==> ember <==
==> flow/design.v <==
module sig_altmult_add
(
	input signed [15:0] dataa, datab, datac, datad,
	input 		clock, aclr,
	output reg 	[32:0] result
);
	reg signed	[15:0] dataa_reg, datab_reg, datac_reg, datad_reg;
	reg signed	[31:0] mult0_result, mult1_result;
	always @ (posedge clock or posedge aclr) begin
    	if (aclr) begin
			dataa_reg <= {16{1'b0}};
			datab_reg <= {16{1'b0}};
			datac_reg <= {16{1'b0}};
			datad_reg <= {16{1'b0}};
			mult0_result <= {32{1'b0}};
			mult1_result <= {32{1'b0}};
			result <= {33{1'b0}};
		end
		else begin
			dataa_reg <= dataa;
			datab_reg <= datab;
			datac_reg <= datac;
			datad_reg <= datad;
			mult0_result <= dataa_reg * datab_reg;
			mult1_result <= datac_reg * datad_reg;
			result <= mult0_result + mult1_result;
		end
	end
endmodule
==> flow/run.sh <==
#!/bin/bash
# the make line also repeats each setting of config.mk as NAME=value (left out here)
make -C /OpenROAD-flow-scripts/flow DESIGN_CONFIG=/design/flow/config.mk WORK_HOME=/design/flow/orfs CLKGATE_MAP_FILE= finish
==> flow/config.mk <==
export PLATFORM = sky130hd
export DESIGN_NAME = sig_altmult_add
export DESIGN_NICKNAME = sig_altmult_add
export VERILOG_FILES = /design/flow/design.v
export SDC_FILE = /design/flow/constraint.sdc
export NUM_CORES = 4
export LEC_CHECK = 0
export ABC_AREA = 1
export CAP_MARGIN = 10
export CELL_PAD_IN_SITES_DETAIL_PLACEMENT = 2
export CELL_PAD_IN_SITES_GLOBAL_PLACEMENT = 3
export CORE_MARGIN = 5
export CORE_UTILIZATION = 47
export CTS_CLUSTER_DIAMETER = 60
export GPL_ROUTABILITY_DRIVEN = 1
export GPL_TIMING_DRIVEN = 0
export HOLD_SLACK_MARGIN = 0.15
export MAX_ROUTING_LAYER = met5
export MIN_ROUTING_LAYER = met2
export PLACE_DENSITY_LB_ADDON = 0.19
export SETUP_SLACK_MARGIN = 0.72
export SLEW_MARGIN = 20
==> flow/constraint.sdc <==
create_clock -name core_clock -period 3.95 [get_ports {clock}]
set_input_delay 0.7900 -clock core_clock [delete_from_list [all_inputs] [get_ports {clock}]]
set_output_delay 0.7900 -clock core_clock [all_outputs]
set_load 0.01 [all_outputs]
==> inputs of tundra, as changes to ember <==
- CAP_MARGIN: 10 -> 20
- CELL_PAD_IN_SITES_DETAIL_PLACEMENT: 2 -> default
- CELL_PAD_IN_SITES_GLOBAL_PLACEMENT: 3 -> default
- CORE_MARGIN: 5 -> 2
- CORE_UTILIZATION: 47 -> 72
- CTS_CLUSTER_DIAMETER: 60 -> 245
- GPL_ROUTABILITY_DRIVEN: 1 -> default
- GPL_TIMING_DRIVEN: 0 -> default
- HOLD_SLACK_MARGIN: 0.15 -> default
- MAX_ROUTING_LAYER: met5 -> default
- MIN_ROUTING_LAYER: met2 -> default
- PLACE_DENSITY_LB_ADDON: 0.19 -> 0.01
- SETUP_SLACK_MARGIN: 0.72 -> default
==> flow/constraint.sdc (replaced) <==
create_clock -name core_clock -period 5.16 [get_ports {clock}]
set_input_delay 1.0320 -clock core_clock [delete_from_list [all_inputs] [get_ports {clock}]]
set_output_delay 1.0320 -clock core_clock [all_outputs]
set_load 0.01 [all_outputs]
==> inputs of willow, as changes to ember <==
- CAP_MARGIN: 10 -> 20
- CELL_PAD_IN_SITES_DETAIL_PLACEMENT: 2 -> default
- CELL_PAD_IN_SITES_GLOBAL_PLACEMENT: 3 -> default
- CORE_MARGIN: 5 -> 2
- CORE_UTILIZATION: 47 -> 68
- CTS_CLUSTER_DIAMETER: 60 -> default
- CTS_CLUSTER_SIZE: default -> 99
- GPL_ROUTABILITY_DRIVEN: 1 -> default
- GPL_TIMING_DRIVEN: 0 -> default
- HOLD_SLACK_MARGIN: 0.15 -> default
- MAX_ROUTING_LAYER: met5 -> default
- MIN_ROUTING_LAYER: met2 -> default
- PLACE_DENSITY_LB_ADDON: 0.19 -> default
- SETUP_SLACK_MARGIN: 0.72 -> default
- TNS_END_PERCENT: default -> 5
==> flow/constraint.sdc (replaced) <==
create_clock -name core_clock -period 4.01 [get_ports {clock}]
set_input_delay 0.8020 -clock core_clock [delete_from_list [all_inputs] [get_ports {clock}]]
set_output_delay 0.8020 -clock core_clock [all_outputs]
set_load 0.01 [all_outputs]
==> inputs of raven, as changes to ember <==
- ABC_AREA: 1 -> default
- CAP_MARGIN: 10 -> 20
- CELL_PAD_IN_SITES_DETAIL_PLACEMENT: 2 -> default
- CELL_PAD_IN_SITES_GLOBAL_PLACEMENT: 3 -> 2
- CORE_MARGIN: 5 -> 9
- CORE_UTILIZATION: 47 -> 40
- CTS_CLUSTER_DIAMETER: 60 -> default
- GPL_ROUTABILITY_DRIVEN: 1 -> default
- HOLD_SLACK_MARGIN: 0.15 -> default
- MAX_ROUTING_LAYER: met5 -> default
- MIN_ROUTING_LAYER: met2 -> default
- PLACE_DENSITY_LB_ADDON: 0.19 -> 0.2
- SETUP_SLACK_MARGIN: 0.72 -> default
==> flow/constraint.sdc (replaced) <==
create_clock -name core_clock -period 11.5 [get_ports {clock}]
set_input_delay 2.3000 -clock core_clock [delete_from_list [all_inputs] [get_ports {clock}]]
set_output_delay 2.3000 -clock core_clock [all_outputs]
set_load 0.01 [all_outputs]
==> results <==
|  | raven | ember | willow | tundra |
|---|---|---|---|---|
| Post-route clock skew | 26.1 ps | - | 26.2 ps | - |
| Detailed-routed wire length on met2 | 30900 microns | - | 44900 microns | - |
| Inverter count of the layout excluding clock inverters | 617 | - | 1082 | - |
| WHS Path Cells | 1 | - | 1 | - |
| Hold-critical path endpoint | result[0] | - | result[0] | - |
| Synthesized netlist cell count | 2596 | 3599 | 3599 | 3599 |
| Post-DP HPWL | 54900 microns | - | 65500 microns | 67600 microns |
| Mapped cell area | 25500 sq um | 28100 sq um | 28100 sq um | 28100 sq um |
| Final count of hold timing violations | 0 | - | 0 | - |
| Launching point of the worst reg2reg path | datac_reg[15] | - | datac_reg[11] | - |
| Post-synthesis average cell area | 9.83 sq um | 7.82 sq um | 7.82 sq um | 7.82 sq um |
| Worst hold margin | 517 ps | - | 493 ps | - |
| Worst-margin pin slew | 734 ps | - | 854 ps | - |
| Sequential element share of the synthesized area | 15.8% | 14.3% | 14.3% | 14.3% |
| Result of the run | timing/DRC/antenna clean | stopped before the end | failed layout checks | stopped before the end |
| Last stage reached | - | global placement without I/O | - | global routing |
| Layout check failures | - | - | negative setup slack | - |
| Proportion of cell area occupied by registers | 14.3% | - | 11.7% | - |
